Design pointwise_layer_stream, start of the top module:
module pointwise_layer_stream #(
    parameter DATA_W   = 8,
    parameter ACC_W    = 64,
    parameter CIN      = 16,
    parameter COUT     = 16,
    parameter PAR_CIN       = 8,
    parameter PAR_COUT       = 4
)(
    input  wire clk,
    input  wire reset,
    input  wire [CIN*DATA_W-1:0]  s_axis_tdata,
    input  wire                   s_axis_tvalid,
    output wire                   s_axis_tready,
    output wire [COUT*DATA_W-1:0] m_axis_tdata,
    output wire                   m_axis_tvalid,
    input  wire                   m_axis_tready,
    input  wire                         pw_wr_en,
    input  wire [$clog2(COUT*CIN)-1:0]  pw_wr_addr,
    input  wire signed [DATA_W-1:0]     pw_wr_data,
    output wire o_intr
);
    localparam NUM_CIN_ITER  = (CIN  + PAR_CIN  - 1) / PAR_CIN;
    localparam NUM_COUT_ITER = (COUT + PAR_COUT - 1) / PAR_COUT;
    localparam MAC_LATENCY = 3 + $clog2(PAR_CIN);
    wire                                  acc_clear;
    wire                                  acc_enable;
    wire signed [PAR_COUT*ACC_W-1:0]      acc_out;
    wire signed [CIN*DATA_W-1:0]          feature_full_reg;
    wire signed [PAR_CIN*DATA_W-1:0]      feature_slice;
    wire signed [PAR_COUT*PAR_CIN*DATA_W-1:0] weight_vec_block;
    wire [$clog2(NUM_CIN_ITER)-1:0]       cin_blk_idx;
    wire [$clog2(NUM_COUT_ITER)-1:0]      cout_blk_idx;
    wire signed [COUT*DATA_W-1:0]         fsm_out_vec;
    wire                                  fsm_m_axis_tvalid;
    pointwise_conv1x1_fsm_axis #(
        .DATA_W       (DATA_W),
        .ACC_W        (ACC_W),
        .CIN          (CIN),
        .COUT         (COUT),
        .PAR_CIN      (PAR_CIN),
        .PAR_COUT     (PAR_COUT),
        .MAC_LATENCY  (MAC_LATENCY)
    ) FSM (
        .clk            (clk),
        .reset          (reset),
        .s_axis_tvalid  (s_axis_tvalid),
        .s_axis_tready  (s_axis_tready),
        .m_axis_tvalid  (fsm_m_axis_tvalid),
        .m_axis_tready  (m_axis_tready),
        .feature_vec    (s_axis_tdata),       
        .acc_out        (acc_out),
        .acc_clear      (acc_clear),
  ...
Size in the first run: ~21000 cells after synthesis, about 280 I/O pins.
clock: 4.2 ns
lec_check: 0
cap_margin: 20
core_aspect_ratio: 0.8
core_margin: 2
core_utilization: 72
cts_cluster_diameter: 96
cts_cluster_size: 19
gpl_routability_driven: 1
gpl_timing_driven: 1
place_density: 0.42
setup_slack_margin: 1.25
slew_margin: 20
tns_end_percent: 75
run.sh (not shown) runs the stock make flow with config.mk's settings and CLKGATE_MAP_FILE=.
The first run finished but failed the layout checks on setup timing.
Then changed:
- ABC_AREA: default -> 1
- CELL_PAD_IN_SITES_DETAIL_PLACEMENT: default -> 1
- CELL_PAD_IN_SITES_GLOBAL_PLACEMENT: default -> 3
- CORE_UTILIZATION: 72 -> 65
- CTS_CLUSTER_SIZE: 19 -> 82
- GPL_ROUTABILITY_DRIVEN: 1 -> 0
- GPL_TIMING_DRIVEN: 1 -> 0
- HOLD_SLACK_MARGIN: default -> -0.01
- PLACE_DENSITY: 0.42 -> default
- SETUP_SLACK_MARGIN: 1.25 -> 2.1
- clock period: 4.2 -> 9.41 ns (I/O delays scaled with it)
What happened: This time the run died in 3_1_place_gp_skip_io; synthesized area rises by a few percent; synthesized cell count goes up by well over a third; die area climbs by about a fifth.
Then changed:
- ABC_AREA: 1 -> default
- CELL_PAD_IN_SITES_DETAIL_PLACEMENT: 1 -> default
- CELL_PAD_IN_SITES_GLOBAL_PLACEMENT: 3 -> default
- CORE_ASPECT_RATIO: 0.8 -> default
- CORE_UTILIZATION: 65 -> 45
- CTS_CLUSTER_DIAMETER: 96 -> default
- CTS_CLUSTER_SIZE: 82 -> default
- GPL_ROUTABILITY_DRIVEN: 0 -> default
- GPL_TIMING_DRIVEN: 0 -> default
- HOLD_SLACK_MARGIN: -0.01 -> default
- SETUP_SLACK_MARGIN: 2.1 -> default
- TNS_END_PERCENT: 75 -> default
- clock period: 9.41 -> 5.26 ns (I/O delays scaled with it)
This time the run went through all stages and came out clean.
Die area came out higher by 35%.
Synthesized cell count came out lower by 29%.
Synthesized area came out lower by 6.5%.
Then changed:
- ABC_AREA: default -> 1
- CORE_UTILIZATION: 45 -> 72
- CTS_CLUSTER_DIAMETER: default -> 400
- PLACE_DENSITY_LB_ADDON: default -> 0.02
- SETUP_SLACK_MARGIN: default -> -0.17
- clock period: 5.26 -> 6.11 ns (I/O delays scaled with it)
=> Synthesized cell count came out higher by 40%; global-route usage grows by 16 points; clock power decreases by 16%; worst hold slack is about the same; core utilization increases by 28 points; setup slack gets better by 0.66 ns; total power grows by 6.7%; final cell count is higher by 18%; non-clock buffer count fell by 333; fmax shrinks by 3.7%; routed wire length rises by 15%.
Then changed:
- ABC_AREA: 1 -> default
- CORE_UTILIZATION: 72 -> 15
- CTS_CLUSTER_DIAMETER: 400 -> default
- PLACE_DENSITY_LB_ADDON: 0.02 -> default
- SETUP_SLACK_MARGIN: -0.17 -> default
- clock period: 6.11 -> 12.7 ns (I/O delays scaled with it)
Flip-flop count stays the same; wire length fell by roughly a tenth; critical path depth fell by 10; total power goes down by well over a third; via count fell by a quarter to a third; synthesized area decreases by a few percent; worst setup slack improves by 6.1 ns; clock power decreases by well over a third; final cell count goes up by a quarter to a third.
Then changed:
- CORE_UTILIZATION: 15 -> 43
- clock period: 12.7 -> 5.26 ns (I/O delays scaled with it)
After rerunning: The new run ran to the end with no violations. Non-clock buffer count increases by 324. Setup slack degrades by 6.8 ns. Clock-buffer cell count decreases by 29. Power increases by 140%. Routed wire length decreases by 4.0%. Synthesized area does not change. Global-route usage increases by 14 points.

pointwise_layer_stream again, from the RTL that the note above started with.
Design pointwise_layer_stream, start of the top module:
module pointwise_layer_stream #(
    parameter DATA_W   = 8,
    parameter ACC_W    = 64,
    parameter CIN      = 16,
    parameter COUT     = 16,
    parameter PAR_CIN       = 8,
    parameter PAR_COUT       = 4
)(
    input  wire clk,
    input  wire reset,
    input  wire [CIN*DATA_W-1:0]  s_axis_tdata,
    input  wire                   s_axis_tvalid,
    output wire                   s_axis_tready,
    output wire [COUT*DATA_W-1:0] m_axis_tdata,
    output wire                   m_axis_tvalid,
    input  wire                   m_axis_tready,
    input  wire                         pw_wr_en,
    input  wire [$clog2(COUT*CIN)-1:0]  pw_wr_addr,
    input  wire signed [DATA_W-1:0]     pw_wr_data,
    output wire o_intr
);
Settings: LEC_CHECK=0, ABC_AREA=1, CAP_MARGIN=30, CELL_PAD_IN_SITES_DETAIL_PLACEMENT=2, CORE_ASPECT_RATIO=0.88, CORE_MARGIN=2, CORE_UTILIZATION=45, CTS_CLUSTER_DIAMETER=25, CTS_CLUSTER_SIZE=38, GPL_ROUTABILITY_DRIVEN=0, GPL_TIMING_DRIVEN=0, HOLD_SLACK_MARGIN=0.16, MIN_ROUTING_LAYER=met2, PLACE_DENSITY_LB_ADDON=0.23, SETUP_SLACK_MARGIN=2.68, SLEW_MARGIN=0; clock period 10.0 ns.
The first run stopped in detailed placement (3_5_place_dp) on DPL-0033.
Change:
- ABC_AREA: 1 -> default
- CAP_MARGIN: 30 -> 0
- CELL_PAD_IN_SITES_DETAIL_PLACEMENT: 2 -> default
- CORE_ASPECT_RATIO: 0.88 -> default
- CORE_UTILIZATION: 45 -> 72
- CTS_CLUSTER_DIAMETER: 25 -> 339
- CTS_CLUSTER_SIZE: 38 -> 100
- GPL_ROUTABILITY_DRIVEN: 0 -> default
- GPL_TIMING_DRIVEN: 0 -> default
- HOLD_SLACK_MARGIN: 0.16 -> default
- MIN_ROUTING_LAYER: met2 -> default
- PLACE_DENSITY_LB_ADDON: 0.23 -> default
- SETUP_SLACK_MARGIN: 2.68 -> default
- SLEW_MARGIN: 0 -> 20
- TNS_END_PERCENT: default -> 10
- clock period: 10.0 -> 3.17 ns (I/O delays scaled with it)
Effect: The changed run failed in clock tree synthesis (4_1_cts). Synthesized area fell by 6.5%. Die area drops by 41%. Synthesized cell count falls by 29%.
Change:
- ABC_AREA: default -> 1
- CAP_MARGIN: 0 -> 20
- CORE_UTILIZATION: 72 -> 65
- CTS_CLUSTER_DIAMETER: 339 -> default
- CTS_CLUSTER_SIZE: 100 -> default
- TNS_END_PERCENT: 10 -> default
- clock period: 3.17 -> 2.89 ns (I/O delays scaled with it)
Now the flow finished with negative setup slack left.
Synthesized area rose by 7.0%.
Synthesized cell count goes up by about 40%.
Die area went up by 18%.
Change:
- ABC_AREA: 1 -> default
- CAP_MARGIN: 20 -> 15
- CORE_UTILIZATION: 65 -> 72
- CTS_CLUSTER_SIZE: default -> 63
- PLACE_DENSITY: default -> 0.67
- SETUP_SLACK_MARGIN: default -> 1.11
- SLEW_MARGIN: 20 -> 10
- clock period: 2.89 -> 4.43 ns (I/O delays scaled with it)
What happened:
- The new run produced a layout that fails on negative setup slack
- final area falls by 9.9%
- via count falls by 20%
- power falls by 54%
- count of clock-buffer cells in the layout falls by 35
- synthesized area falls by 6.5%
- worst hold slack is better by 0.094 ns
Change:
- CAP_MARGIN: 15 -> 20
- CORE_UTILIZATION: 72 -> 45
- CTS_CLUSTER_SIZE: 63 -> default
- PLACE_DENSITY: 0.67 -> default
- SETUP_SLACK_MARGIN: 1.11 -> -0.2
- SLEW_MARGIN: 10 -> 20
- clock period: 4.43 -> 5.26 ns (I/O delays scaled with it)
Outcome:
- Now the flow finished clean
- cell area drops by 3.3%
- global-route usage drops by 16 points
- wire length drops by 9.1%
- total power drops by 20%
Power figures rest on the tool's default switching activity, not on a simulated workload.
